**flow/design.v**
```verilog
`timescale 1ns / 1ps
module FreqCounter(
	 input clock,
	 input reset,
	 input IPS_left,
     input IPS_mid,
     input IPS_right,
	 input signalleftred,
	 input signalleftblue,
	 input signalrightred,
	 input signalrightblue,	 
	 output right_red,
	 output left_red,
	 output left_forward,
     output left_backward,
     output right_forward,
     output right_backward,
	 output a, b, c, d, e, f, g,  
     output [3:0]an
    );
parameter countToR = 53711;  
parameter countToL = 53711;  
parameter Delay = 195313;  
reg [15:0] right_red_freq_count;
reg [15:0] left_red_freq_count;
reg [15:0] right_blue_freq_count;
reg [15:0] left_blue_freq_count;
reg [15:0] freq_outR;
reg [15:0] freqHold0R;
reg [15:0] freqHold1R;
reg [15:0] freqHold2R;
reg [15:0] freqHold3R;
reg [15:0] freqHold4R;
reg [15:0] freqHold5R;
reg [15:0] freqHold6R;
reg [15:0] freqHold7R;
reg [15:0] freqHold8R;
reg [15:0] freqHold9R;
reg [15:0] freqHold10R;
reg [15:0] freqHold11R;
reg [15:0] freqHold12R;
reg [15:0] freqHold13R;
reg [15:0] freqHold14R;
reg [15:0] freqHold15R;
reg [15:0] freq_outL;
reg [15:0] freqHold0L;
reg [15:0] freqHold1L;
reg [15:0] freqHold2L;
reg [15:0] freqHold3L;
reg [15:0] freqHold4L;
reg [15:0] freqHold5L;
reg [15:0] freqHold6L;
reg [15:0] freqHold7L;
reg [15:0] freqHold8L;
reg [15:0] freqHold9L;
reg [15:0] freqHold10L;
reg [15:0] freqHold11L;
reg [15:0] freqHold12L;
reg [15:0] freqHold13L;
reg [15:0] freqHold14L;
reg [15:0] freqHold15L;
reg temp_right_red;
reg temp_left_red;
reg [15:0] fcountR;
reg [15:0] fcountL;
reg [10:0] scounterR;
reg [10:0] scounterL;
reg [10:0] dcounter;
reg [10:0] swidthR;
reg [10:0] swidthL;
reg old_sig1;
reg old_sig2;
reg old_sig3;
reg old_sig4;
reg [4:0] debounce_sig1;
reg [4:0] debounce_sig2;
reg [4:0] debounce_sig3;
reg [4:0] debounce_sig4;
reg [2:0] avClkR;
reg [2:0] avClkL;
reg [18:0] freqTempR;
reg [18:0] freqTempL;
reg [3:0]temp_an;
reg [6:0]temp_sseg;
reg [9:0] mcounter;  
reg [9:0] mwidth;    
reg temp_left_forward;       
reg temp_left_backward;      
reg temp_right_forward;
reg temp_right_backward;
reg [2:0] state;
reg [17:0] servodelaycount;
reg incflag;
always @(posedge clock) begin
  if (reset) begin
	fcountR = 16'b0;
	fcountL = 16'b0;
	scounterR = 11'b0;
	scounterL = 11'b0;
	dcounter = 11'b0;
	old_sig1 = 1'b0;
	old_sig2 = 1'b0;
	old_sig3 = 1'b0;
	old_sig4 = 1'b0;
	freq_outR = 16'b0;
	freq_outL = 16'b0;
	right_red_freq_count = 16'b0;
	left_red_freq_count = 16'b0;
	right_blue_freq_count = 16'b0;
	left_blue_freq_count = 16'b0;
	avClkR = 3'b0;
	freqTempR <= 19'b0;
	freqHold0R = 16'b0;
	freqHold1R = 16'b0;
	freqHold2R = 16'b0;
	freqHold3R = 16'b0;
	freqHold4R = 16'b0;
	freqHold5R = 16'b0;
	freqHold6R = 16'b0;
	freqHold7R = 16'b0;
	freqHold8R = 16'b0;
	freqHold9R = 16'b0;
	freqHold10R = 16'b0;
	freqHold11R = 16'b0;
	freqHold12R = 16'b0;
	freqHold13R = 16'b0;
	freqHold14R = 16'b0;
	freqHold15R = 16'b0;
	avClkL = 3'b0;
	freqTempL <= 19'b0;
	freqHold0L = 16'b0;
	freqHold1L = 16'b0;
	freqHold2L = 16'b0;
	freqHold3L = 16'b0;
	freqHold4L = 16'b0;
	freqHold5L = 16'b0;
	freqHold6L = 16'b0;
	freqHold7L = 16'b0;
	freqHold8L = 16'b0;
	freqHold9L = 16'b0;
	freqHold10L = 16'b0;
	freqHold11L = 16'b0;
	freqHold12L = 16'b0;
	freqHold13L = 16'b0;
	freqHold14L = 16'b0;
	freqHold15L = 16'b0;
	debounce_sig1 = 5'b0;
	debounce_sig2 = 5'b0;
	debounce_sig3 = 5'b0;
	debounce_sig4 = 5'b0;
	temp_right_red <= 1'b0;
	temp_left_red <= 1'b0;
  end
  else begin
	fcountR = fcountR + 1;
	fcountL = fcountL + 1;
	scounterR = scounterR + 1;
	scounterL = scounterL + 1;
	dcounter = dcounter + 1;
	debounce_sig1[0] = signalleftred;
	debounce_sig2[0] = signalleftblue;
	debounce_sig3[0] = signalrightred;
	debounce_sig4[0] = signalrightblue;
	debounce_sig1 = debounce_sig1 << 1;
	debounce_sig2 = debounce_sig2 << 1;
	debounce_sig3 = debounce_sig3 << 1;
	debounce_sig4 = debounce_sig4 << 1;
	if ((&debounce_sig1) | (~&debounce_sig1))begin
		if ((signalleftred != old_sig1)) begin
			left_red_freq_count = left_red_freq_count +1;
		end
	end
	if ((&debounce_sig2) | (~&debounce_sig2))begin
        if ((signalleftblue != old_sig2)) begin
            left_blue_freq_count = left_blue_freq_count +1;
        end
    end	
	if ((&debounce_sig3) | (~&debounce_sig3))begin
        if ((signalrightred != old_sig3)) begin
            right_red_freq_count = right_red_freq_count +1;
        end
    end
	if ((&debounce_sig4) | (~&debounce_sig4))begin
        if ((signalrightblue != old_sig4)) begin
            right_blue_freq_count = right_blue_freq_count +1;
        end
    end        
	if (fcountR >= (countToR >> 4)) begin
		freq_outR = right_red_freq_count << 3; 
		freq_outR = right_blue_freq_count << 3; 
		fcountR = 0;
		right_red_freq_count = 0;		
		right_blue_freq_count = 0;
		avClkR = avClkR + 1;
	end
	case (avClkR)
            0 : freqHold0R = freq_outR;
            1 : freqHold1R = freq_outR;
            2 : freqHold2R = freq_outR;
            3 : freqHold3R = freq_outR;
            4 : freqHold4R = freq_outR;
            5 : freqHold5R = freq_outR;
            6 : freqHold6R = freq_outR;
            7 : begin
                    freqHold7R = freq_outR;
                    freqTempR <= freqHold0R + freqHold1R + freqHold2R + freqHold3R +freqHold4R + freqHold5R + freqHold6R + freqHold7R+freqHold8R + freqHold9R + freqHold10R + freqHold11R +freqHold12R + freqHold13R + freqHold14R + freqHold15R;
                 end
          default :;
      endcase
	if (fcountL >= (countToL >> 4)) begin		
		freq_outL = left_red_freq_count << 3; 
		freq_outL = left_blue_freq_count << 3; 
		fcountL = 0;		
		left_red_freq_count = 0;		
		left_blue_freq_count = 0;
		avClkL = avClkL + 1;
	end
    case (avClkL)
		0 : freqHold0L = freq_outL;
		1 : freqHold1L = freq_outL;
		2 : freqHold2L = freq_outL;
		3 : freqHold3L = freq_outL;
		4 : freqHold4L = freq_outL;
		5 : freqHold5L = freq_outL;
		6 : freqHold6L = freq_outL;
		7 : begin
				freqHold7L = freq_outL;
				freqTempL <= freqHold0L + freqHold1L + freqHold2L + freqHold3L +freqHold4L + freqHold5L + freqHold6L + freqHold7L + freqHold8L + freqHold9L + freqHold10L + freqHold11L +freqHold12L + freqHold13L + freqHold14L + freqHold15L;
			 end
		default :;
	endcase
	old_sig1 = signalleftred;
	old_sig2 = signalleftblue;
	old_sig3 = signalrightred;
	old_sig4 = signalrightblue;
	freqHold8R = freqHold0R;
	freqHold9R = freqHold1R;
	freqHold10R = freqHold2R;
	freqHold11R = freqHold3R;
	freqHold12R = freqHold4R;
	freqHold13R = freqHold5R;
	freqHold14R = freqHold6R;
	freqHold15R = freqHold7R;
    freqHold8L = freqHold0L;
    freqHold9L = freqHold1L;
    freqHold10L = freqHold2L;
    freqHold11L = freqHold3L;
    freqHold12L = freqHold4L;
    freqHold13L = freqHold5L;
    freqHold14L = freqHold6L;
    freqHold15L = freqHold7L;
    if (scounterR < swidthR) begin        
        temp_right_red <= 1;
    end
    else begin
        temp_right_red <= 0;
    end
    if (scounterL < swidthL) begin        
        temp_left_red <= 1;
    end
    else begin
        temp_left_red <= 0;
    end
  end
end
    always @ (posedge clock) begin
      if (reset) begin
        mcounter = 10'b0;
        temp_left_forward <= 1'b0;
        temp_left_backward <= 1'b0;
        temp_right_forward <= 1'b0;
        temp_right_backward <= 1'b0;
      end
      else begin
        mcounter = mcounter + 1;   
        if (IPS_left == 1 && IPS_mid == 1 && IPS_right == 0) begin              
            temp_left_backward <= 0;
            temp_right_forward <= 0;            
            if (mcounter < mwidth) begin
                temp_left_forward <= 1;
                temp_right_backward <= 1;
              end 
            else begin
                temp_left_forward <= 0;
                temp_right_backward <= 0;
              end            
        end
        if (IPS_left == 1 && IPS_mid == 0 && IPS_right == 1) begin              
            temp_left_backward <= 0;
            temp_right_backward <= 0;            
            if (mcounter < mwidth) begin
                temp_left_forward <= 1;
                temp_right_forward <= 1;
              end 
            else begin
                temp_left_forward <= 0;
                temp_right_forward <= 0;
              end            
        end
        if (IPS_left == 1 && IPS_mid == 0 && IPS_right == 0) begin              
            temp_left_backward <= 0;
            temp_right_forward <= 0;            
            temp_right_backward <= 0;
            if (mcounter < mwidth) begin
                temp_left_forward <= 1;                
              end 
            else begin
                temp_left_forward <= 0;                
              end            
        end 
        if (IPS_left == 0 && IPS_mid == 1 && IPS_right == 1) begin              
            temp_left_forward <= 0;
            temp_right_backward <= 0;            
            if (mcounter < mwidth) begin
                temp_left_backward <= 1;
                temp_right_forward <= 1;
              end 
            else begin
                temp_left_backward <= 0;
                temp_right_forward <= 0;
              end            
        end          
        if (IPS_left == 0 && IPS_mid == 0 && IPS_right == 1) begin              
            temp_left_forward <= 0;
            temp_left_backward <= 0;                        
            temp_right_backward <= 0;
            if (mcounter < mwidth) begin
                temp_right_forward <= 1;                
              end 
            else begin
                temp_right_forward <= 0;                
              end            
        end 
      end
    end
    always @ (*) begin
         if (IPS_left == 0 || IPS_mid == 0 || IPS_right == 0) begin   
             mwidth = 10'd1023;
         end
         else begin               
             mwidth = 10'd0;      
         end
       end
       always @(posedge clock) begin
          if (reset) begin
            swidthR <= 11'd220;
            swidthL <= 11'd59;
            state = 3'b000;
            servodelaycount = 18'b0;
            incflag = 1'b0;
          end
          else begin
            servodelaycount = servodelaycount + 1;
            case(state)
                3'b000: begin
                    incflag = 0;
                    if (((freqTempR >> 4) >= 250)) begin
                        state = 3'b100;
                    end
                    if (((freqTempL >> 4) >= 250)) begin
                        state = 3'b101;
                    end
                end    
                3'b001: begin 
                    if (incflag == 0) begin
                        swidthR <= swidthR - 11'd54;
                        incflag = 1;
                    end
                    if (servodelaycount>=Delay)begin
                        swidthL <= swidthL + 11'd54;
                        state = 3'b011;
                    end
                end
                3'b010: begin
                    if (incflag == 0) begin
                        swidthL <= swidthL + 11'd54;
                        incflag = 1;
                    end
                    if (servodelaycount>=Delay)begin
                        swidthR <= swidthR - 11'd54;
                        state = 3'b011;
                    end
                end
                3'b011: begin
                    servodelaycount = 0;
                    state = 3'b000;
                end 
                3'b100: begin
                    servodelaycount = 0;
                    state = 3'b001;
                end  
                3'b101: begin
                    servodelaycount = 0;
                    state = 3'b010;
                end           
           endcase
          end
       end
always @ (*) begin      
     case(dcounter[10:9])               
               2'b00 :   
                begin                 
                 temp_an = 4'b1110;
                  if (((freqTempR >> 4) >= 250) || ((freqTempL >> 4) >= 250)) begin
                    temp_sseg = 7'b1000110;   
                  end
                  else begin
                    temp_sseg = 7'b1111111;   
                  end
                end
              2'b01:   
                begin
                temp_an = 4'b1101;
                    if ((((freqTempR >> 4) < 250) &&  ((freqTempR >> 4) > 25)) || (((freqTempL >> 4) < 250) && ((freqTempL >> 4) > 25))) begin
                        temp_sseg = 7'b0001110;  
                    end 
                    else begin
                        temp_sseg = 7'b1111111;  
                    end
                end 
               2'b10:   
                begin
                 temp_an = 4'b1011;
                 temp_sseg = 7'b1111111;    
                end
               2'b11:   
                begin
                 temp_an = 4'b0111;                 
                 temp_sseg = 7'b1111111;   
                end
    endcase
end
  assign right_red = temp_right_red;
  assign left_red = temp_left_red;
  assign an = temp_an;
  assign {g, f, e, d, c, b, a} = temp_sseg;
  assign left_forward = temp_left_forward;
  assign left_backward = temp_left_backward;
  assign right_forward = temp_right_forward;        
  assign right_backward = temp_right_backward;
endmodule
```
**flow/run.sh**
```bash
#!/bin/bash
# the make line also repeats each setting of config.mk as NAME=value (left out here)
make -C /OpenROAD-flow-scripts/flow DESIGN_CONFIG=/design/flow/config.mk WORK_HOME=/design/flow/orfs CLKGATE_MAP_FILE= finish
```
**flow/config.mk**
```make
export PLATFORM = sky130hd
export DESIGN_NAME = FreqCounter
export DESIGN_NICKNAME = FreqCounter
export VERILOG_FILES = /design/flow/design.v
export SDC_FILE = /design/flow/constraint.sdc
export NUM_CORES = 4
export LEC_CHECK = 0
export ABC_AREA = 1
export CAP_MARGIN = 20
export CORE_ASPECT_RATIO = 0.71
export CORE_MARGIN = 6
export CORE_UTILIZATION = 17
export PLACE_DENSITY_LB_ADDON = 0.11
export SLEW_MARGIN = 20
```
**flow/constraint.sdc**
```tcl
create_clock -name core_clock -period 8.26 [get_ports {clock}]
set_input_delay 1.6520 -clock core_clock [delete_from_list [all_inputs] [get_ports {clock}]]
set_output_delay 1.6520 -clock core_clock [all_outputs]
set_load 0.01 [all_outputs]
```
==> results of run 1 <==
==> per-stage QoR <==
step	utilization	hold WS [ns]	instances
3_5_place_dp	0.1880	0.4315	5901
3_3_place_gp	0.1879	0.4360	5900
4_1_cts	0.2020	0.4408	6019
2_1_floorplan	-	0.4130	3759
6_report	0.2020	0.4417	6019
5_1_grt	0.2020	0.4661	6019
==> layer usage <==
| layer | up-vias | part of all wire | wire length [microns] |
|---|---|---|---|
| met4 | 0 | 0.015 | 1320 |
| met2 | 205 | 0.36 | 32640 |
| li1 | 11445 | - | - |
| met1 | 10246 | 0.59 | 52960 |
| met3 | 79 | 0.031 | 2809 |
| met5 | - | 0 | 0 |
==> layout make-up <==
class | count | area, sq um | area share
timing repair buffer | 69 | 588.1 | 0.01768
tap | 2222 | 2780 | 0.08357
clock inverter | 24 | 357.8 | 0.01076
clock buffer | 94 | 1938 | 0.05826
sequential | 476 | 9529 | 0.2865
inverter | 643 | 2421 | 0.07278
multi-input combinational | 2491 | 15650 | 0.4705
==> flow_summary_export.csv, run 1 <==
group,metric,value,unit
sta,relSlewSlack,0.3431,
setup_path,cp.depth,28,
power_and_ir_drop,powerSeq,2.63,mW
worst_hold_path,hold_path_class,"reg2reg",
setup_path,path_class,"in2reg",
synthesis,compound_area_frac,0.02644,
sta,period_used_share,0.8459,
synthesis,yosys_area,28390,sq um
grt,use_met1,0.1653,
grt,overflow,0,
outcome,status,"timing/DRC/antenna clean",
placed_design,place.gp.congestion,0.7168,
grt,global_route.usage.met3,0.01851,
sta,min_period,6.987,ns
power_and_ir_drop,p_per_area,266.1,nW/um^2
synthesis,top_area_frac,0.3356,
synthesis,synth_cell_types,53,
floorplanning,die_w,497.0,microns
setup_path,arrival,7.50,ns
synthesis,ys_sh_mux,0.0007051,
sta,tightest_slew,0.9824,ns
placed_design,placed_area,30970,sq um
detailed_routing,routedWlPerCell,14.91,microns
setup_path,r2r_cells,29,
synthesis,synth_top_cell_by_area,"dfxtp_1",
detailed_routing,drc,0,
synthesis,ys_cells,3751,
setup_path,critPathSlowestCell,"fa_1",
clock_tree,clkTransAtPathRegs,0.06,ns
sta,timing.fmax,143.1,MHz
floorplanning,dieArea,177100,sq um
sta,setup_tns,0,ns
synthesis,async_flop_share,0,
synthesis,ys_sh_adder,0.1860,
detailed_routing,drtPass1Iterations,4,
setup_path,critPathMaxFanout,4,
layout,area_delta_synth_final,17.16,%
clock_tree,cts_hold_buf,0,
layout,fill_cells,18438,
clock_tree,clock_path_buffers,3,
detailed_routing,ant_nets,0,
synthesis,logic_family,"simple AND/OR/NAND/NOR gates",
grt,top_usage_layer,"met1",
synthesis,area_leaders,"dfxtp_1 (34%), fa_1 (16%), nor2_1 (9.7%)",
detailed_routing,num_antenna_cells,0,
synthesis,ys.flop_type,"dfxtp_1",
setup_path,start_kind,"input port",
power_and_ir_drop,pg_clk,3.08,mW
grt,grt_pass1_wl,140300,microns
worst_hold_path,hold_path_end,"scounterR[0]",
power_and_ir_drop,internal_power,5.431,mW
synthesis,syn-mean-instance-area,7.569,sq um
power_and_ir_drop,power_leader,"combinational logic",
job,cap_violations,0,
grt,use_met2,0.1348,
power_and_ir_drop,max-vdd-ir-drop,0.1571,mV
power_and_ir_drop,power.share.clock,0.348,
placed_design,io_buffers,21,
floorplanning,initCoreUtil,0.1724,
sta,slew_violations,0,
sta,final_hold_viol_count,0,
clock_tree,cts_resized,0,
placed_design,dp_slack,0.6066,ns
synthesis,common_cells,"nor2_1 (735), nand2_1 (730), inv_1 (633)",
sta,skew,0.04841,ns
setup_path,cp_num_buf_inv,5,
setup_path,path_common_cell,"nand2_1",
clock_tree,cts_tree,"yes",
floorplanning,core_area,164700,sq um
synthesis,ys_sh_xor,0.03239,
floorplanning,num_rows,125,
power_and_ir_drop,p_total,8.851,mW
placed_design,dp_hpwl,60190,microns
synthesis,seq_area_frac_synth,0.3356,
power_and_ir_drop,swShare,0.3864,
setup_path,crit_family,"adder cells",
power_and_ir_drop,p_sw,3.420,mW
synthesis,ys_ff,476,
synthesis,yosysWarnings,1,
power_and_ir_drop,p_comb_frac,0.354,
grt,antenna_found_initial,0,
layout,fin_area,33270,sq um
floorplanning,io_pins,26,
detailed_routing,routed_wirelength,89720,microns
synthesis,most_common_cell,"nor2_1",
setup_path,crit_required,8.78,ns
setup_path,critPathCapture,"freqTempR[18]",
floorplanning,die_height,356.4,microns
clock_tree,clock_latency,0.66,ns
clock_tree,numCtsBuffers,66,
synthesis,simple_gate_area_frac,0.3042,
setup_path,rr_endpoint,"freqTempL[17]",
detailed_routing,num_vias,21975,
setup_path,reg2reg_slack,1.57,ns
clock_tree,post_cts_buffers,0,
synthesis,edf_count,0,
detailed_routing,drt_iter0_markers,1129,
worst_hold_path,hp-start,"scounterR[0]",
sta,setup_viol,0,
layout,final_nets,4046,
grt,grt_usage,0.1014,
sta,grt_setup_unrepaired,"false",
grt,first_global_vias,22370,
setup_path,cpPeakStageDelay,0.57,ns
setup_path,crit_path_start,"signalrightblue",
power_and_ir_drop,leakagePower,14.89,nW
job,tool_warnings,31,
clock_tree,root_buffer,"clkbuf_16",
power_and_ir_drop,p_seq_frac,0.298,
worst_hold_path,min_path_cells,1,
setup_path,reg2reg_from,"fcountL[0]",
clock_tree,h-tree-depth,3,
synthesis,synthesis.area,28390,sq um
setup_path,end_kind,"register",
grt,grt_max_degree,76,
synthesis,syn_inst,3751,
detailed_routing,post_drt_via_cell_ratio,3.651,
clock_tree,cts_num_sinks,476,
sta,fin_ws,1.273,ns
power_and_ir_drop,comb_cell_power,3.14,mW
==> inputs of run 2 (changes only) <==
Settings changed: ABC_AREA 1 to not set, CELL_PAD_IN_SITES_DETAIL_PLACEMENT set to 2, CORE_ASPECT_RATIO 0.71 to 1.01, CORE_MARGIN 6 to 9, CORE_UTILIZATION 17 to 68, CTS_CLUSTER_DIAMETER set to 322, CTS_CLUSTER_SIZE set to 90, GPL_ROUTABILITY_DRIVEN set to 1, GPL_TIMING_DRIVEN set to 1, HOLD_SLACK_MARGIN set to 0.05, MAX_ROUTING_LAYER set to met5, MIN_ROUTING_LAYER set to met2, PLACE_DENSITY_LB_ADDON 0.11 to not set, SETUP_SLACK_MARGIN set to 1.54, SLEW_MARGIN 20 to 25, TNS_END_PERCENT set to 10.
Clock period 8.26 ns to 5.89 ns, I/O delays scaled along.
==> run 2 against run 1 <==
Effect of this change: die size shrank 74%; the flow now stops in detailed placement (3_5_place_dp); area after synthesis decreased by 8.4%; synthesized cell count down 26%.
==> flow_summary_export.csv, run 2 <==
group,metric,value,unit
synthesis,most_common_cell,"dfxtp_1",
placed_design,place.gp.congestion,0.8564,
synthesis,yosys_area,26020,sq um
outcome,status,"aborted with a tool error",
synthesis,edf_count,0,
synthesis,async_flop_share,0,
synthesis,ys_sh_adder,0.2029,
synthesis,common_cells,"dfxtp_1 (476), inv_1 (276), nor2_1 (276)",
outcome,lastStage,"detailed placement (3_5_place_dp)",
synthesis,area_leaders,"dfxtp_1 (37%), fa_1 (17%), mux2i_1 (4.4%)",
floorplanning,die_w,212.6,microns
synthesis,ys.flop_type,"dfxtp_1",
synthesis,compound_area_frac,0.1057,
synthesis,synth_top_cell_by_area,"dfxtp_1",
floorplanning,num_rows,71,
synthesis,synth_cell_types,87,
synthesis,logic_family,"adder cells",
floorplanning,core_area,37490,sq um
synthesis,simple_gate_area_frac,0.1626,
outcome,error_line,"Error: detail_place.tcl, 38 bad optional access",
synthesis,seq_area_frac_synth,0.3662,
synthesis,ys_sh_xor,0.04208,
floorplanning,dieArea,45630,sq um
synthesis,synthesis.area,26020,sq um
synthesis,syn-mean-instance-area,9.403,sq um
synthesis,ys_cells,2767,
floorplanning,die_height,214.6,microns
floorplanning,io_pins,26,
floorplanning,initCoreUtil,0.6940,
synthesis,syn_inst,2767,
synthesis,ys_ff,476,
synthesis,yosysWarnings,1,
synthesis,top_area_frac,0.3662,
placed_design,io_buffers,21,
synthesis,ys_sh_mux,0.05458,
run 2: stage by stage:
| stage | setup TNS [ns] | cells |
|---|---|---|
| 3_3_place_gp | -11.96 | 3370 |
| 2_1_floorplan | -1.873 | 2775 |
==> inputs of run 3 (changes only) <==
Settings changed: ABC_AREA set to 1, CELL_PAD_IN_SITES_DETAIL_PLACEMENT 2 to not set, CORE_ASPECT_RATIO 1.01 to not set, CORE_MARGIN 9 to 2, CORE_UTILIZATION 68 to 72, CTS_CLUSTER_DIAMETER 322 to 110, CTS_CLUSTER_SIZE 90 to not set, GPL_ROUTABILITY_DRIVEN 1 to not set, GPL_TIMING_DRIVEN 1 to not set, HOLD_SLACK_MARGIN 0.05 to not set, MAX_ROUTING_LAYER met5 to not set, MIN_ROUTING_LAYER met2 to not set, PLACE_DENSITY_LB_ADDON set to 0.01, SETUP_SLACK_MARGIN 1.54 to -0.16, SLEW_MARGIN 25 to 20, TNS_END_PERCENT 10 to not set.
Clock period 5.89 ns to 4.78 ns, I/O delays scaled along.
==> run 3 against run 2 <==
Effect of this change: the layout now fails its checks (setup timing); area after synthesis increased by 9.1%; die size decreased by 10%; synthesized cell count increased by 36%.
==> flow_summary_export.csv, run 3 <==
group,metric,value,unit
floorplanning,core_area,38830,sq um
placed_design,dp_hpwl,48480,microns
synthesis,area_leaders,"dfxtp_1 (34%), fa_1 (16%), nor2_1 (9.7%)",
worst_hold_path,min_path_cells,1,
clock_tree,root_buffer,"clkbuf_16",
synthesis,logic_family,"simple AND/OR/NAND/NOR gates",
synthesis,syn-mean-instance-area,7.569,sq um
sta,setup_tns,-15.38,ns
outcome,violations,"setup timing",
clock_tree,cts_num_sinks,476,
placed_design,dp.cells,4371,
power_and_ir_drop,p_seq_frac,0.284,
setup_path,cp.depth,29,
synthesis,edf_count,0,
setup_path,reg2reg_slack,-0.76,ns
setup_path,path_common_cell,"fa_1",
power_and_ir_drop,p_per_area,478.3,nW/um^2
synthesis,async_flop_share,0,
grt,antenna_found_initial,0,
sta,relSlewSlack,0.2949,
synthesis,ys_sh_adder,0.1860,
setup_path,arrival,6.03,ns
power_and_ir_drop,p_comb_frac,0.462,
power_and_ir_drop,power_leader,"combinational logic",
synthesis,ys_cells,3751,
synthesis,compound_area_frac,0.02644,
placed_design,place.gp.congestion,0.9178,
setup_path,crit_family,"adder cells",
detailed_routing,num_antenna_cells,0,
setup_path,reg2reg_from,"fcountR[0]",
detailed_routing,drc,0,
grt,grt_usage,0.3705,
sta,period_used_share,1.158,
sta,slew_violations,0,
grt,first_global_vias,26164,
floorplanning,die_w,202.6,microns
setup_path,rr_endpoint,"freqTempR[16]",
synthesis,simple_gate_area_frac,0.3042,
setup_path,cpPeakStageDelay,0.55,ns
clock_tree,clock_latency,0.59,ns
setup_path,critPathCapture,"freqTempR[16]",
job,cap_violations,0,
synthesis,ys_sh_mux,0.0007051,
synthesis,yosys_area,28390,sq um
clock_tree,numCtsBuffers,50,
setup_path,crit_path_start,"fcountR[0]",
synthesis,synth_top_cell_by_area,"dfxtp_1",
setup_path,r2r_cells,29,
synthesis,syn_inst,3751,
power_and_ir_drop,power.share.clock,0.254,
synthesis,synth_cell_types,53,
synthesis,seq_area_frac_synth,0.3356,
grt,overflow,0,
detailed_routing,post_drt_via_cell_ratio,5.614,
synthesis,yosysWarnings,1,
grt,grt_pass1_wl,124200,microns
clock_tree,clock_path_buffers,3,
placed_design,io_buffers,21,
setup_path,crit_required,5.27,ns
clock_tree,cts_tree,"yes",
synthesis,ys.flop_type,"dfxtp_1",
power_and_ir_drop,leakagePower,15.91,nW
floorplanning,die_height,202.6,microns
floorplanning,dieArea,41040,sq um
power_and_ir_drop,p_total,16.05,mW
layout,fill_cells,2148,
detailed_routing,routedWlPerCell,16.92,microns
floorplanning,num_rows,72,
sta,timing.fmax,180.6,MHz
synthesis,synthesis.area,28390,sq um
synthesis,ys_ff,476,
worst_hold_path,hold_path_class,"reg2reg",
power_and_ir_drop,p_sw,6.121,mW
setup_path,start_kind,"register",
clock_tree,cts_hold_buf,0,
job,tool_warnings,38,
clock_tree,clkTransAtPathRegs,0.06,ns
layout,finish.utilization,0.8644,
synthesis,most_common_cell,"nor2_1",
layout,area_delta_synth_final,18.21,%
synthesis,top_area_frac,0.3356,
floorplanning,io_pins,26,
worst_hold_path,hp-start,"dcounter[0]",
sta,grt_setup_unrepaired,"true",
setup_path,end_kind,"register",
detailed_routing,routed_wirelength,76260,microns
layout,stdcell_count,4507,
synthesis,common_cells,"nor2_1 (735), nand2_1 (730), inv_1 (633)",
worst_hold_path,hold_path_end,"dcounter[0]",
layout,final_nets,4249,
sta,fin_ws,-0.7573,ns
sta,tightest_slew,1.058,ns
power_and_ir_drop,pg_clk,4.07,mW
floorplanning,initCoreUtil,0.7312,
power_and_ir_drop,internal_power,9.933,mW
power_and_ir_drop,comb_cell_power,7.42,mW
synthesis,ys_sh_xor,0.03239,
power_and_ir_drop,powerSeq,4.56,mW
sta,skew,0.009534,ns
sta,fin_hold_ws,0.4595,ns
detailed_routing,drt_iter0_markers,1904,
clock_tree,h-tree-depth,2,
sta,final_hold_viol_count,0,
detailed_routing,drtPass1Iterations,6,
setup_path,path_class,"reg2reg",
power_and_ir_drop,swShare,0.3813,
setup_path,cp_num_buf_inv,7,
power_and_ir_drop,max-vdd-ir-drop,0.3665,mV
setup_path,critPathSlowestCell,"fa_1",
outcome,status,"complete, but fails checks",
detailed_routing,ant_nets,0,
sta,setup_viol,28,
grt,grt_max_degree,201,
detailed_routing,num_vias,25302,
setup_path,critPathMaxFanout,8,
sta,min_period,5.537,ns
==> run 3: through the flow <==
stage                     worst slack [ns]  cell area (sq um)
after floorplan                    -0.5356              29110
after global placement              -1.240              30900
after detailed placement            -1.364              30900
after CTS                          -0.6804              33220
after global routing                -1.005              33560
final                              -0.7573              33560
==> run 3: timing repair <==
item / CTS / global route
setup endpoints to repair: 28 / 28
cloned: 1 / 0
setup buffers: 36 / 8
resized: 71 / 72
pin swaps: 94 / 54
==> run 3: layout make-up <==
| cell class | count | area (sq um) | share of cell area |
|---|---|---|---|
| clock buffers | 76 | 1501 | 0.04474 |
| clock inverters | 15 | 206.4 | 0.006151 |
| flip-flops and latches | 476 | 9569 | 0.2851 |
| well taps | 518 | 648.1 | 0.01931 |
| repair buffers | 287 | 2406 | 0.07169 |
| inverters | 643 | 2426 | 0.07229 |
| multi-input cells | 2492 | 16800 | 0.5007 |
==> run 3: metal layers <==
metal	routed length [microns]	track usage	vias to the layer above
met5	0	0	-
li1	-	-	11814
met1	28050	0.4208	12060
met4	4230	0.2057	0
met2	38830	0.6677	1095
met3	5147	0.05602	333
==> inputs of run 4 (changes only) <==
Settings changed: ABC_AREA 1 to 0, CAP_MARGIN 20 to 40, CELL_PAD_IN_SITES_DETAIL_PLACEMENT set to 0, CELL_PAD_IN_SITES_GLOBAL_PLACEMENT set to 2, CORE_UTILIZATION 72 to 29, CTS_CLUSTER_DIAMETER 110 to 224, GPL_TIMING_DRIVEN set to 0, PLACE_DENSITY set to 0.77, PLACE_DENSITY_LB_ADDON 0.01 to not set, SETUP_SLACK_MARGIN -0.16 to not set.
Clock period 4.78 ns to 5.23 ns, I/O delays scaled along.
==> run 4 against run 3 <==
Effect of this change: the layout still fails its checks (setup timing); setup slack worse by 0.58 ns; final cell count down 7.0%; register-to-register slack worse by 0.58 ns; routed wire length shrank 4.1%; first-iteration DRC count shrank 41%; critical path type unchanged; sequential share of layout area is 1.4 points higher.
==> flow_summary_export.csv, run 4 <==
group,metric,value,unit
clock_tree,cts_tree,"yes",
power_and_ir_drop,max-vdd-ir-drop,0.2547,mV
power_and_ir_drop,power_leader,"the clock network",
setup_path,crit_required,5.70,ns
detailed_routing,num_vias,19715,
grt,grt_usage,0.1611,
grt,overflow,0,
clock_tree,numCtsBuffers,55,
sta,fin_ws,-1.337,ns
floorplanning,die_w,303.5,microns
synthesis,most_common_cell,"dfxtp_1",
sta,setup_tns,-24.83,ns
clock_tree,clock_latency,0.63,ns
floorplanning,dieArea,92130,sq um
clock_tree,cts_hold_buf,0,
placed_design,place.gp.congestion,0.7984,
worst_hold_path,hp-start,"state[5]",
synthesis,ys.flop_type,"dfxtp_1",
floorplanning,initCoreUtil,0.2935,
floorplanning,num_rows,109,
synthesis,seq_area_frac_synth,0.3662,
clock_tree,clkTransAtPathRegs,0.06,ns
detailed_routing,post_drt_via_cell_ratio,4.705,
power_and_ir_drop,p_sw,2.343,mW
synthesis,simple_gate_area_frac,0.1626,
detailed_routing,drc,0,
job,cap_violations,0,
synthesis,async_flop_share,0,
setup_path,path_class,"reg2reg",
synthesis,ys_sh_xor,0.04208,
power_and_ir_drop,pg_clk,4.18,mW
worst_hold_path,min_path_cells,1,
detailed_routing,drt_iter0_markers,1129,
layout,final_nets,3278,
power_and_ir_drop,p_comb_frac,0.115,
floorplanning,io_pins,26,
synthesis,logic_family,"adder cells",
detailed_routing,drtPass1Iterations,5,
synthesis,area_leaders,"dfxtp_1 (37%), fa_1 (17%), mux2i_1 (4.4%)",
setup_path,r2r_cells,44,
synthesis,syn-mean-instance-area,9.403,sq um
setup_path,end_kind,"register",
sta,tightest_slew,0.8928,ns
synthesis,ys_cells,2767,
sta,slew_violations,0,
placed_design,dp_hpwl,50600,microns
power_and_ir_drop,power.share.clock,0.467,
outcome,status,"complete, but fails checks",
setup_path,crit_path_start,"fcountL[0]",
sta,setup_viol,31,
setup_path,rr_endpoint,"freqHold2L[3]",
power_and_ir_drop,swShare,0.2617,
layout,fin_area,31900,sq um
grt,antenna_found_initial,2,
power_and_ir_drop,internal_power,6.610,mW
clock_tree,cts_num_sinks,476,
setup_path,cpPeakStageDelay,0.41,ns
sta,period_used_share,1.256,
sta,skew,0.03821,ns
placed_design,dp_slack,-2.068,ns
synthesis,synth_top_cell_by_area,"dfxtp_1",
setup_path,crit_family,"buffers and inverters",
layout,area_delta_synth_final,22.59,%
power_and_ir_drop,p_per_area,280.7,nW/um^2
setup_path,start_kind,"register",
power_and_ir_drop,p_seq_frac,0.418,
clock_tree,clock_path_buffers,3,
synthesis,top_area_frac,0.3662,
setup_path,critPathSlowestCell,"a2111oi_4",
synthesis,syn_inst,2767,
placed_design,placed_area,28450,sq um
floorplanning,die_height,303.5,microns
sta,final_hold_viol_count,0,
setup_path,reg2reg_from,"fcountL[0]",
grt,grt_max_degree,20,
synthesis,common_cells,"dfxtp_1 (476), inv_1 (276), nor2_1 (276)",
outcome,violations,"setup timing",
setup_path,cp_num_buf_inv,35,
synthesis,synthesis.area,26020,sq um
synthesis,ys_ff,476,
clock_tree,h-tree-depth,2,
placed_design,io_buffers,21,
worst_hold_path,hold_path_end,"state[0]",
power_and_ir_drop,leakagePower,12.86,nW
setup_path,path_common_cell,"buf_4",
sta,min_period,6.567,ns
power_and_ir_drop,powerSeq,3.74,mW
detailed_routing,routedWlPerCell,17.45,microns
setup_path,cp.depth,44,
detailed_routing,ant_nets,0,
setup_path,critPathMaxFanout,6,
setup_path,reg2reg_slack,-1.34,ns
synthesis,yosysWarnings,1,
synthesis,compound_area_frac,0.1057,
floorplanning,core_area,88650,sq um
worst_hold_path,hold_path_class,"reg2reg",
clock_tree,root_buffer,"clkbuf_16",
setup_path,arrival,7.04,ns
synthesis,ys_sh_mux,0.05458,
power_and_ir_drop,comb_cell_power,1.03,mW
synthesis,synth_cell_types,87,
synthesis,edf_count,0,
synthesis,yosys_area,26020,sq um
detailed_routing,num_antenna_cells,0,
detailed_routing,routed_wirelength,73100,microns
sta,timing.fmax,152.3,MHz
synthesis,ys_sh_adder,0.2029,
sta,relSlewSlack,0.4048,
setup_path,critPathCapture,"freqHold2L[3]",
grt,first_global_vias,20075,
grt,grt_pass1_wl,115900,microns
sta,grt_setup_unrepaired,"true",
job,tool_warnings,34,
## run 4: what timing repair did
action | 4_1_cts | 5_1_grt
resized | 90 | 48
setup endpoints to repair | 28 | 31
pin swaps | 87 | 79
cloned | 2 | 1
setup buffers | 98 | 23
## run 4: cell type report
cell class | instances | area (sq um)
Multi-Input combinational cell | 1878 | 15770
Clock buffer | 84 | 1697
Timing Repair Buffer | 154 | 1359
Buffer | 128 | 721.9
Clock inverter | 19 | 269.0
Inverter | 286 | 1074
Sequential cell | 476 | 9545
Fill cell | 9030 | 56750
Tap cell | 1165 | 1458
## run 4: layer usage
metal	track usage	vias up	routed length [microns]
met4	0.03536	0	1429
met2	0.2700	322	34300
li1	-	9658	-
met5	0	-	0
met3	0.02420	76	3116
met1	0.2192	9659	34260
## run 4: per-stage QoR
stage / power [mW] / cells / utilization / hold WS (ns)
floorplan: 4.426 / 2775 / - / 0.4127
global route: 9.288 / 4190 / 0.3598 / 0.4725
finish: 8.953 / 4190 / 0.3598 / 0.4538
global placement: 4.731 / 3961 / 0.3194 / 0.4330
detailed placement: 4.741 / 3974 / 0.3210 / 0.4405
CTS: 9.040 / 4172 / 0.3560 / 0.4549
==> inputs of run 5 (changes only) <==
Settings changed: ABC_AREA 0 to not set, CAP_MARGIN 40 to 20, CELL_PAD_IN_SITES_DETAIL_PLACEMENT 0 to not set, CELL_PAD_IN_SITES_GLOBAL_PLACEMENT 2 to not set, CORE_UTILIZATION 29 to 70, CTS_CLUSTER_DIAMETER 224 to not set, GPL_TIMING_DRIVEN 0 to not set, PLACE_DENSITY 0.77 to not set.
Clock period 5.23 ns to 8.07 ns, I/O delays scaled along.
==> run 5 against run 4 <==
Effect of this change: the run now finishes clean; setup slack better by 2.0 ns; routed wire length is 26% lower; sequential share of layout area up 3.7 points; synthesized cell count unchanged; first-iteration DRC count up 3.1%; combinational power fell by 52%; final area decreased by 11%; critical path type unchanged; largest cell class unchanged; largest power group unchanged.
==> flow_summary_export.csv, run 5 <==
group,metric,value,unit
setup_path,arrival,7.96,ns
power_and_ir_drop,power.share.clock,0.461,
synthesis,ys_cells,2767,
sta,timing.fmax,134.1,MHz
grt,first_global_vias,19251,
power_and_ir_drop,powerSeq,2.43,mW
synthesis,common_cells,"dfxtp_1 (476), inv_1 (276), nor2_1 (276)",
floorplanning,die_w,196.8,microns
grt,grt_max_degree,96,
setup_path,crit_family,"adder cells",
detailed_routing,num_antenna_cells,0,
power_and_ir_drop,internal_power,4.106,mW
clock_tree,clkTransAtPathRegs,0.06,ns
synthesis,logic_family,"adder cells",
setup_path,start_kind,"register",
synthesis,syn-mean-instance-area,9.403,sq um
layout,flop_area,9529,sq um
grt,grt_usage,0.2872,
power_and_ir_drop,comb_cell_power,0.490,mW
sta,skew,0.009443,ns
layout,final_nets,3047,
setup_path,path_common_cell,"fa_1",
synthesis,simple_gate_area_frac,0.1626,
power_and_ir_drop,power_leader,"the clock network",
synthesis,synthesis.area,26020,sq um
sta,fin_hold_ws,0.4406,ns
detailed_routing,drtPass1Iterations,5,
synthesis,seq_area_frac_synth,0.3662,
power_and_ir_drop,swShare,0.2420,
worst_hold_path,hold_path_end,"state[0]",
detailed_routing,drc,0,
worst_hold_path,min_path_cells,1,
clock_tree,root_buffer,"clkbuf_16",
floorplanning,die_height,196.8,microns
setup_path,cpPeakStageDelay,0.74,ns
detailed_routing,num_vias,19099,
grt,use_met2,0.4888,
layout,comb_area,14850,sq um
setup_path,path_cells,"ha_1 > nand3b_1 > a22oi_1 > a311o_1 > a2111oi_2 > a2bb2oi_4 > buf_4 > mux2i_1 > fa_1 > inv_1 > fa_1 > fa_1 > fa_1 > fa_1 > nand2b_1 > a21oi_1 > o211ai_1 > nand2_1 > a221o_1 > or4_1 > a41o_1 > a21oi_1",
placed_design,placed_area,26510,sq um
synthesis,area_leaders,"dfxtp_1 (37%), fa_1 (17%), mux2i_1 (4.4%)",
detailed_routing,drt_iter0_markers,1164,
clock_tree,cts_resized,0,
synthesis,ys_sh_adder,0.2029,
layout,fill_cells,2553,
setup_path,cp_num_buf_inv,2,
sta,setup_tns,0,ns
setup_path,critPathMaxFanout,28,
grt,top_usage_layer,"met2",
sta,slew_violations,0,
synthesis,synth_top_cell_by_area,"dfxtp_1",
clock_tree,numCtsBuffers,50,
layout,fin_area,28340,sq um
layout,area_delta_synth_final,8.915,%
power_and_ir_drop,leakagePower,11.77,nW
grt,overflow,0,
grt,grt_pass1_wl,91700,microns
setup_path,cp.depth,22,
setup_path,reg2reg_from,"fcountL[0]",
synthesis,ys_ff,476,
clock_tree,post_cts_buffers,0,
power_and_ir_drop,max-vdd-ir-drop,0.1936,mV
detailed_routing,post_drt_via_cell_ratio,5.869,
sta,grt_setup_unrepaired,"false",
power_and_ir_drop,p_seq_frac,0.449,
floorplanning,num_rows,70,
power_and_ir_drop,p_comb_frac,0.090,
sta,setup_viol,0,
setup_path,rr_endpoint,"freqTempL[17]",
floorplanning,initCoreUtil,0.7107,
setup_path,end_kind,"register",
synthesis,syn_inst,2767,
synthesis,edf_count,0,
detailed_routing,routedWlPerCell,16.53,microns
worst_hold_path,hp-start,"state[5]",
layout,stdcell_count,3254,
clock_tree,h-tree-depth,2,
synthesis,yosysWarnings,1,
setup_path,r2r_cells,22,
job,tool_warnings,33,
synthesis,compound_area_frac,0.1057,
clock_tree,clock_latency,0.59,ns
worst_hold_path,hold_path_class,"reg2reg",
floorplanning,io_pins,26,
power_and_ir_drop,p_sw,1.311,mW
grt,global_route.usage.met3,0.03405,
sta,period_used_share,0.9239,
setup_path,critPathCapture,"freqTempL[17]",
sta,final_hold_viol_count,0,
floorplanning,dieArea,38730,sq um
clock_tree,cts_tree,"yes",
clock_tree,cts_num_sinks,476,
synthesis,ys_sh_mux,0.05458,
detailed_routing,routed_wirelength,53790,microns
synthesis,yosys_area,26020,sq um
power_and_ir_drop,p_per_area,191.2,nW/um^2
synthesis,top_area_frac,0.3662,
synthesis,synth_cell_types,87,
sta,relSlewSlack,0.2740,
setup_path,crit_required,8.58,ns
detailed_routing,ant_nets,0,
clock_tree,cts_hold_buf,0,
sta,min_period,7.456,ns
outcome,status,"timing/DRC/antenna clean",
grt,antenna_found_initial,0,
synthesis,most_common_cell,"dfxtp_1",
synthesis,async_flop_share,0,
placed_design,dp.cells,3163,
sta,tightest_slew,1.061,ns
grt,use_met1,0.3853,
setup_path,crit_path_start,"fcountL[0]",
synthesis,ys_sh_xor,0.04208,
setup_path,critPathSlowestCell,"mux2i_1",
setup_path,reg2reg_slack,0.61,ns
placed_design,io_buffers,21,
job,cap_violations,0,
placed_design,place.gp.congestion,0.8396,
power_and_ir_drop,pg_clk,2.50,mW
clock_tree,clock_path_buffers,3,
placed_design,dp_hpwl,37290,microns
setup_path,path_class,"reg2reg",
synthesis,ys.flop_type,"dfxtp_1",
floorplanning,core_area,36610,sq um
-- run 5: layout make-up --
cell class	instances	share of cell area
inverter	286	0.03797
clock inverter	21	0.01121
clock buffer	69	0.05245
multi-input combinational	1878	0.5240
sequential	476	0.3363
tap	468	0.02066
timing repair buffer	56	0.01744
-- run 5: per-stage QoR --
stage / setup WS, ns / util / power, mW
2_1_floorplan: 1.274 / - / 2.842
5_1_grt: 0.09689 / 0.7741 / 5.606
4_1_cts: 0.6308 / 0.7733 / 5.446
6_report: 0.6138 / 0.7741 / 5.417
3_3_place_gp: 0.4445 / 0.7233 / 2.945
3_5_place_dp: 0.3293 / 0.7241 / 2.964
-- run 5: routing by layer --
| layer | routed length, microns | share of wire |
|---|---|---|
| met5 | 0 | 0 |
| met3 | 2404 | 0.045 |
| met2 | 26200 | 0.49 |
| met1 | 23820 | 0.44 |
| met4 | 1363 | 0.025 |
==> inputs of run 6 (changes only) <==
Settings changed: ABC_AREA set to 1, CORE_UTILIZATION 70 to 72, PLACE_DENSITY set to 0.42, TNS_END_PERCENT set to 5.
Clock period 8.07 ns to 5.8 ns, I/O delays scaled along.
==> run 6 against run 5 <==
Effect of this change: die size rose by 6.0%; total power up 120%; critical endpoint is now freqTempR[13]; still clean; final cell count up 36%.
==> flow_summary_export.csv, run 6 <==
group,metric,value,unit
sta,final_hold_viol_count,0,
power_and_ir_drop,pg_clk,3.22,mW
detailed_routing,wl_met2,36230,microns
placed_design,io_buffers,21,
detailed_routing,num_vias,24181,
detailed_routing,drc,0,
synthesis,compound_area_frac,0.02644,
setup_path,crit_family,"adder cells",
power_and_ir_drop,internal_power,7.619,mW
grt,grt_max_degree,113,
setup_path,rr_endpoint,"freqTempR[13]",
setup_path,reg2reg_from,"fcountR[9]",
layout,comb_area,16130,sq um
setup_path,cp_num_buf_inv,6,
detailed_routing,routed_wirelength,72220,microns
job,cap_violations,0,
layout,flop_area,9555,sq um
synthesis,area_leaders,"dfxtp_1 (34%), fa_1 (16%), nor2_1 (9.7%)",
sta,fin_ws,0.1463,ns
power_and_ir_drop,swShare,0.3741,
synthesis,ys_cells,3751,
floorplanning,initCoreUtil,0.7312,
worst_hold_path,min_path_cells,1,
synthesis,syn-mean-instance-area,7.569,sq um
sta,setup_viol,0,
floorplanning,dieArea,41040,sq um
detailed_routing,ant_nets,0,
synthesis,seq_area_frac_synth,0.3356,
grt,overflow,0,
synthesis,ys_ff,476,
placed_design,place.gp.congestion,0.9320,
floorplanning,io_pins,26,
sta,setup_tns,0,ns
power_and_ir_drop,comb_cell_power,5.19,mW
clock_tree,numCtsBuffers,50,
power_and_ir_drop,p_total,12.17,mW
setup_path,crit_required,6.29,ns
worst_hold_path,hold_path_end,"scounterR[0]",
grt,grt_pass1_wl,117800,microns
synthesis,ys.flop_type,"dfxtp_1",
synthesis,edf_count,0,
clock_tree,clock_latency,0.60,ns
synthesis,yosys_area,28390,sq um
setup_path,critPathMaxFanout,6,
layout,fill_cells,2475,
layout,final_nets,4177,
setup_path,critPathCapture,"freqTempR[13]",
detailed_routing,top_layer,"met4",
synthesis,simple_gate_area_frac,0.3042,
layout,area_delta_synth_final,13.20,%
setup_path,crit_path_start,"fcountR[9]",
layout,fin_area,32140,sq um
sta,grt_setup_unrepaired,"true",
sta,fin_hold_ws,0.4489,ns
clock_tree,clkTransAtPathRegs,0.06,ns
synthesis,common_cells,"nor2_1 (735), nand2_1 (730), inv_1 (633)",
setup_path,arrival,6.14,ns
setup_path,cpPeakStageDelay,0.53,ns
setup_path,cp.depth,30,
sta,relSlewSlack,0.2690,
synthesis,top_area_frac,0.3356,
power_and_ir_drop,max-vdd-ir-drop,0.3153,mV
grt,grt_usage,0.3541,
synthesis,yosysWarnings,1,
worst_hold_path,hp-start,"scounterR[0]",
sta,timing.fmax,176.9,MHz
synthesis,synth_top_cell_by_area,"dfxtp_1",
synthesis,ys_sh_xor,0.03239,
clock_tree,clock_path_buffers,3,
synthesis,logic_family,"simple AND/OR/NAND/NOR gates",
detailed_routing,drtPass1Iterations,6,
synthesis,ys_sh_adder,0.1860,
setup_path,r2r_cells,30,
job,tool_warnings,37,
clock_tree,h-tree-depth,2,
floorplanning,die_w,202.6,microns
setup_path,end_kind,"register",
floorplanning,num_rows,72,
grt,first_global_vias,24952,
layout,stdcell_count,4430,
synthesis,synth_cell_types,53,
detailed_routing,wl_met3,4090,microns
power_and_ir_drop,p_per_area,378.8,nW/um^2
power_and_ir_drop,leakagePower,15.42,nW
placed_design,dp_hpwl,47240,microns
outcome,status,"timing/DRC/antenna clean",
sta,period_used_share,0.9748,
sta,slew_violations,0,
placed_design,dp_slack,-0.8571,ns
detailed_routing,routedWlPerCell,16.30,microns
detailed_routing,post_drt_via_cell_ratio,5.458,
clock_tree,root_buffer,"clkbuf_16",
clock_tree,cts_tree,"yes",
power_and_ir_drop,p_comb_frac,0.427,
worst_hold_path,hold_path_class,"reg2reg",
detailed_routing,drt_iter0_markers,1753,
power_and_ir_drop,power.share.clock,0.265,
setup_path,reg2reg_slack,0.15,ns
power_and_ir_drop,powerSeq,3.76,mW
setup_path,critPathSlowestCell,"fa_1",
power_and_ir_drop,power_leader,"combinational logic",
floorplanning,core_area,38830,sq um
detailed_routing,wl_met1,27540,microns
synthesis,most_common_cell,"nor2_1",
clock_tree,cts_num_sinks,476,
placed_design,dp.cells,4322,
placed_design,placed_area,29750,sq um
sta,skew,0.01169,ns
synthesis,ys_sh_mux,0.0007051,
synthesis,async_flop_share,0,
detailed_routing,num_antenna_cells,0,
synthesis,synthesis.area,28390,sq um
layout,finish.utilization,0.8278,
grt,antenna_found_initial,0,
power_and_ir_drop,p_sw,4.554,mW
synthesis,syn_inst,3751,
floorplanning,die_height,202.6,microns
sta,min_period,5.654,ns
power_and_ir_drop,p_seq_frac,0.309,
sta,tightest_slew,1.094,ns
setup_path,path_class,"reg2reg",
setup_path,start_kind,"register",
==> run 6: what timing repair did <==
action,CTS,global route
gates resized,21,131
hold buffers,0,0
setup endpoints to repair,21,24
setup buffers,2,19
pin swaps,4,60
gates cloned,0,1
==> run 6: routing by layer <==
metal  GRT usage  up-vias
li1            -    11648
met1      0.3999    11438
met2      0.6383      836
met3     0.04735      259
met4      0.2117        0
met5           0        -
==> run 6: final cells by class <==
cell class	instances	area share
clock inverters	14	0.004633
flip-flops and latches	476	0.2973
inverters	643	0.07533
clock buffers	72	0.04621
multi-input cells	2491	0.5018
repair buffers	216	0.05458
well taps	518	0.02017
==> inputs of run 7 (changes only) <==
Settings changed: CORE_UTILIZATION 72 to 70, CTS_CLUSTER_SIZE set to 34, PLACE_DENSITY 0.42 to not set, SETUP_SLACK_MARGIN set to 1.46, TNS_END_PERCENT 5 to not set.
Clock period 5.8 ns to 5.48 ns, I/O delays scaled along.
==> run 7 against run 6 <==
Effect of this change: now fails the layout checks on setup timing; flip-flop count stayed put; critical path type unchanged; synthesized cell count stayed put; final cell count is 1.5% higher; clock power is 6.5% higher; largest power group unchanged; area after synthesis stayed put; count of clock-buffer cells in the layout is 1 higher; setup slack worse by 0.26 ns; largest cell class unchanged; sequential share of layout area is 1.0 points lower; hold slack better by 0.011 ns; via count is 2.5% higher; register-to-register slack worse by 0.26 ns.
==> flow_summary_export.csv, run 7 <==
group,metric,value,unit
synthesis,ys_ff,476,
setup_path,end_kind,"register",
sta,relSlewSlack,0.2607,
detailed_routing,drtPass1Iterations,5,
detailed_routing,drc,0,
floorplanning,core_area,39910,sq um
floorplanning,die_height,205.4,microns
power_and_ir_drop,p_seq_frac,0.288,
synthesis,synthesis.area,28390,sq um
power_and_ir_drop,power.share.clock,0.249,
grt,grt_usage,0.3471,
synthesis,top_area_frac,0.3356,
grt,first_global_vias,25093,
synthesis,ys_cells,3751,
sta,final_hold_viol_count,0,
synthesis,yosysWarnings,1,
detailed_routing,num_vias,24790,
layout,area_delta_synth_final,17.52,%
sta,fin_ws,-0.1129,ns
worst_hold_path,hold_path_end,"dcounter[0]",
outcome,violations,"setup timing",
floorplanning,dieArea,42190,sq um
power_and_ir_drop,p_comb_frac,0.463,
setup_path,rr_endpoint,"freqTempL[13]",
layout,fill_cells,2471,
setup_path,r2r_cells,29,
job,tool_warnings,38,
sta,grt_setup_unrepaired,"true",
synthesis,async_flop_share,0,
synthesis,common_cells,"nor2_1 (735), nand2_1 (730), inv_1 (633)",
power_and_ir_drop,p_per_area,412.7,nW/um^2
setup_path,crit_family,"adder cells",
setup_path,crit_path_start,"fcountL[6]",
setup_path,start_kind,"register",
placed_design,placed_area,30500,sq um
power_and_ir_drop,comb_cell_power,6.37,mW
sta,slew_violations,0,
power_and_ir_drop,internal_power,8.594,mW
power_and_ir_drop,max-vdd-ir-drop,0.4556,mV
clock_tree,clkTransAtPathRegs,0.06,ns
power_and_ir_drop,pg_clk,3.43,mW
outcome,status,"complete, but fails checks",
synthesis,edf_count,0,
clock_tree,cts_num_sinks,476,
synthesis,ys_sh_xor,0.03239,
setup_path,reg2reg_from,"fcountL[6]",
power_and_ir_drop,powerSeq,3.97,mW
setup_path,cp_num_buf_inv,6,
synthesis,most_common_cell,"nor2_1",
clock_tree,cts_tree,"yes",
synthesis,simple_gate_area_frac,0.3042,
detailed_routing,routed_wirelength,73890,microns
placed_design,place.gp.congestion,0.8834,
setup_path,path_common_cell,"nand2_2",
detailed_routing,drt_iter0_markers,2009,
floorplanning,initCoreUtil,0.7113,
synthesis,area_leaders,"dfxtp_1 (34%), fa_1 (16%), nor2_1 (9.7%)",
worst_hold_path,hold_path_class,"reg2reg",
synthesis,synth_top_cell_by_area,"dfxtp_1",
detailed_routing,num_antenna_cells,0,
sta,tightest_slew,1.106,ns
synthesis,compound_area_frac,0.02644,
synthesis,seq_area_frac_synth,0.3356,
power_and_ir_drop,p_sw,5.175,mW
sta,min_period,5.593,ns
sta,timing.fmax,178.8,MHz
power_and_ir_drop,leakagePower,15.74,nW
setup_path,arrival,6.10,ns
clock_tree,clock_path_buffers,3,
setup_path,cp.depth,29,
synthesis,yosys_area,28390,sq um
worst_hold_path,hp-start,"dcounter[0]",
sta,skew,0.01497,ns
setup_path,critPathSlowestCell,"fa_2",
clock_tree,h-tree-depth,2,
power_and_ir_drop,swShare,0.3758,
detailed_routing,ant_nets,0,
detailed_routing,routedWlPerCell,16.44,microns
setup_path,path_class,"reg2reg",
sta,setup_tns,-0.4684,ns
detailed_routing,post_drt_via_cell_ratio,5.515,
synthesis,ys_sh_adder,0.1860,
clock_tree,numCtsBuffers,50,
sta,period_used_share,1.021,
setup_path,cpPeakStageDelay,0.54,ns
grt,overflow,0,
sta,setup_viol,9,
clock_tree,root_buffer,"clkbuf_16",
setup_path,critPathMaxFanout,7,
setup_path,crit_required,5.98,ns
grt,grt_pass1_wl,118500,microns
placed_design,dp_hpwl,46070,microns
clock_tree,clock_latency,0.61,ns
layout,fin_area,33370,sq um
synthesis,syn-mean-instance-area,7.569,sq um
setup_path,critPathCapture,"freqTempL[13]",
synthesis,synth_cell_types,53,
synthesis,ys.flop_type,"dfxtp_1",
synthesis,syn_inst,3751,
layout,final_nets,4229,
floorplanning,num_rows,73,
job,cap_violations,0,
floorplanning,die_w,205.4,microns
power_and_ir_drop,power_leader,"combinational logic",
floorplanning,io_pins,26,
worst_hold_path,min_path_cells,1,
grt,antenna_found_initial,0,
synthesis,ys_sh_mux,0.0007051,
synthesis,logic_family,"simple AND/OR/NAND/NOR gates",
setup_path,reg2reg_slack,-0.11,ns
placed_design,io_buffers,21,
grt,grt_max_degree,128,
[run 7: layout make-up]
class                           count  area, sq um  share of cell area
Clock inverter                     19        178.9            0.005362
Multi-Input combinational cell   2491        16770              0.5025
Inverter                          643         2439             0.07309
Tap cell                          525        656.9             0.01969
Sequential cell                   476         9573              0.2869
Clock buffer                       73         1479             0.04432
Timing Repair Buffer              268         2272             0.06810
[run 7: routing by layer]
layer  part of all wire  track usage
met5                  0            0
met2               0.50       0.6150
met1               0.39       0.4116
met4              0.051       0.1783
met3              0.063      0.04751
[run 7: metrics by stage]
step | std cells | worst slack [ns] | hold slack [ns] | utilization | total power [mW]
2_1_floorplan | 3759 | 0.1254 | 0.4130 | - | 8.056
3_3_place_gp | 4322 | -0.7641 | 0.4260 | 0.7641 | 9.575
3_5_place_dp | 4322 | -0.8603 | 0.4371 | 0.7641 | 9.759
4_1_cts | 4474 | 0.06139 | 0.4596 | 0.8275 | 13.46
5_1_grt | 4495 | -0.3358 | 0.4756 | 0.8359 | 14.60
6_report | 4495 | -0.1129 | 0.4602 | 0.8359 | 13.77
[run 7: what timing repair did]
action                                  4_1_cts  5_1_grt
hold buffers                                  0        0
endpoints found under the setup margin       32       31
pin swaps                                   151       66
setup buffers                                60       21
resized                                     106       62
hold endpoints to repair                      0        0
==> inputs of run 8 (changes only) <==
Settings changed: ABC_AREA 1 to not set, CORE_UTILIZATION 70 to 65, CTS_CLUSTER_SIZE 34 to not set, SETUP_SLACK_MARGIN 1.46 to 1.92.
Clock period 5.48 ns to 7.33 ns, I/O delays scaled along.
==> run 8 against run 7 <==
Effect of this change: now clean on timing, DRC and antenna; non-clock buffer count shrank 128; utilization shrank 8.0 points; combinational power shrank about 90%; routed wire length shrank 21%; via count shrank 21%; critical path depth shrank 3; setup slack gained 0.93 ns; die size shrank 1.3%; synthesized cell count shrank 26%; final cell count shrank 24%; maximum frequency shrank 14%; final area shrank 10%.
==> flow_summary_export.csv, run 8 <==
group,metric,value,unit
clock_tree,cts_num_sinks,476,
worst_hold_path,min_path_cells,1,
power_and_ir_drop,internal_power,4.514,mW
sta,period_used_share,0.8890,
placed_design,place.gp.congestion,0.8242,
sta,relSlewSlack,0.3112,
synthesis,edf_count,0,
floorplanning,io_pins,26,
power_and_ir_drop,p_seq_frac,0.444,
layout,area_delta_synth_final,15.22,%
power_and_ir_drop,p_comb_frac,0.102,
power_and_ir_drop,swShare,0.2515,
setup_path,start_kind,"register",
synthesis,simple_gate_area_frac,0.1626,
synthesis,area_leaders,"dfxtp_1 (37%), fa_1 (17%), mux2i_1 (4.4%)",
synthesis,synth_cell_types,87,
synthesis,synthesis.area,26020,sq um
synthesis,seq_area_frac_synth,0.3662,
grt,grt_max_degree,96,
synthesis,ys_sh_mux,0.05458,
placed_design,dp_slack,0.07121,ns
layout,fin_area,29980,sq um
sta,skew,0.03049,ns
job,cap_violations,0,
floorplanning,core_area,39640,sq um
sta,setup_viol,0,
setup_path,cp.depth,26,
detailed_routing,post_drt_via_cell_ratio,5.776,
setup_path,path_common_cell,"fa_1",
grt,grt_usage,0.2907,
layout,flop_area,9555,sq um
placed_design,dp_hpwl,39150,microns
clock_tree,clkTransAtPathRegs,0.07,ns
setup_path,rr_endpoint,"freqTempL[17]",
floorplanning,dieArea,41640,sq um
synthesis,synth_top_cell_by_area,"dfxtp_1",
power_and_ir_drop,pg_clk,2.74,mW
clock_tree,numCtsBuffers,51,
worst_hold_path,hold_path_end,"state[0]",
power_and_ir_drop,max-vdd-ir-drop,0.2132,mV
job,tool_warnings,36,
power_and_ir_drop,power_leader,"the clock network",
floorplanning,initCoreUtil,0.6564,
floorplanning,num_rows,73,
clock_tree,clock_path_buffers,3,
worst_hold_path,hold_path_class,"reg2reg",
floorplanning,die_height,204.1,microns
grt,antenna_found_initial,0,
sta,slew_violations,0,
setup_path,crit_path_start,"fcountL[0]",
setup_path,end_kind,"register",
detailed_routing,drt_iter0_markers,1249,
synthesis,ys_sh_adder,0.2029,
setup_path,cpPeakStageDelay,0.49,ns
synthesis,syn_inst,2767,
setup_path,reg2reg_slack,0.81,ns
synthesis,top_area_frac,0.3662,
outcome,status,"timing/DRC/antenna clean",
setup_path,crit_family,"adder cells",
detailed_routing,routedWlPerCell,17.26,microns
detailed_routing,drc,0,
clock_tree,root_buffer,"clkbuf_16",
layout,comb_area,15650,sq um
clock_tree,cts_tree,"yes",
synthesis,compound_area_frac,0.1057,
clock_tree,h-tree-depth,2,
setup_path,r2r_cells,26,
detailed_routing,drtPass1Iterations,5,
power_and_ir_drop,p_per_area,201.1,nW/um^2
synthesis,async_flop_share,0,
synthesis,ys_cells,2767,
sta,timing.fmax,153.5,MHz
power_and_ir_drop,leakagePower,12.32,nW
synthesis,most_common_cell,"dfxtp_1",
synthesis,common_cells,"dfxtp_1 (476), inv_1 (276), nor2_1 (276)",
sta,setup_tns,0,ns
grt,grt_pass1_wl,98230,microns
setup_path,path_class,"reg2reg",
setup_path,critPathMaxFanout,9,
placed_design,placed_area,27260,sq um
sta,fin_ws,0.8138,ns
detailed_routing,ant_nets,0,
sta,tightest_slew,1.033,ns
clock_tree,clock_latency,0.60,ns
synthesis,ys_ff,476,
power_and_ir_drop,powerSeq,2.68,mW
power_and_ir_drop,power.share.clock,0.454,
synthesis,ys.flop_type,"dfxtp_1",
synthesis,syn-mean-instance-area,9.403,sq um
detailed_routing,num_antenna_cells,0,
power_and_ir_drop,p_sw,1.516,mW
layout,fill_cells,2807,
floorplanning,die_w,204.1,microns
detailed_routing,num_vias,19615,
power_and_ir_drop,comb_cell_power,0.615,mW
sta,grt_setup_unrepaired,"true",
synthesis,yosysWarnings,1,
synthesis,ys_sh_xor,0.04208,
worst_hold_path,hp-start,"state[5]",
synthesis,logic_family,"adder cells",
setup_path,crit_required,7.85,ns
sta,final_hold_viol_count,0,
grt,overflow,0,
setup_path,reg2reg_from,"fcountL[0]",
placed_design,io_buffers,21,
grt,first_global_vias,20048,
layout,final_nets,3132,
setup_path,critPathSlowestCell,"fa_1",
setup_path,cp_num_buf_inv,6,
sta,min_period,6.516,ns
setup_path,critPathCapture,"freqTempL[17]",
setup_path,arrival,7.04,ns
detailed_routing,routed_wirelength,58630,microns
synthesis,yosys_area,26020,sq um
[run 8: per-layer routing]
| metal | vias up | wire length, microns | share of wire | track usage |
|---|---|---|---|---|
| li1 | 9344 | - | - | - |
| met1 | 9704 | 25320 | 0.43 | 0.3782 |
| met2 | 457 | 28980 | 0.49 | 0.5073 |
| met3 | 110 | 2931 | 0.050 | 0.04337 |
| met4 | 0 | 1387 | 0.024 | 0.07919 |
| met5 | - | 0 | 0 | 0 |
[run 8: timing repair]
action / in CTS / in global routing
pin swaps: 61 / 51
gates resized: 64 / 30
setup buffers: 60 / 13
cloned: 1 / 0
setup endpoints to repair: 28 / 27
hold buffers: 0 / 0
[run 8: area by class of cell]
| type | count | area share |
|---|---|---|
| Multi-Input combinational cell | 1878 | 0.5221 |
| Sequential cell | 476 | 0.3187 |
| Clock buffer | 66 | 0.04745 |
| Timing Repair Buffer | 140 | 0.04224 |
| Inverter | 286 | 0.03589 |
| Tap cell | 525 | 0.02191 |
| Clock inverter | 25 | 0.01169 |
[run 8: stage by stage]
step | power [mW] | hold WS, ns | cells | utilization
CTS | 6.048 | 0.4491 | 3383 | 0.7500
finish | 6.030 | 0.4477 | 3396 | 0.7563
floorplan | 3.156 | 0.4127 | 2775 | -
global placement | 3.291 | 0.4240 | 3230 | 0.6867
detailed placement | 3.311 | 0.4357 | 3231 | 0.6876
global route | 6.236 | 0.4753 | 3396 | 0.7563
Power figures rest on the tool's default switching activity, not on a simulated workload.
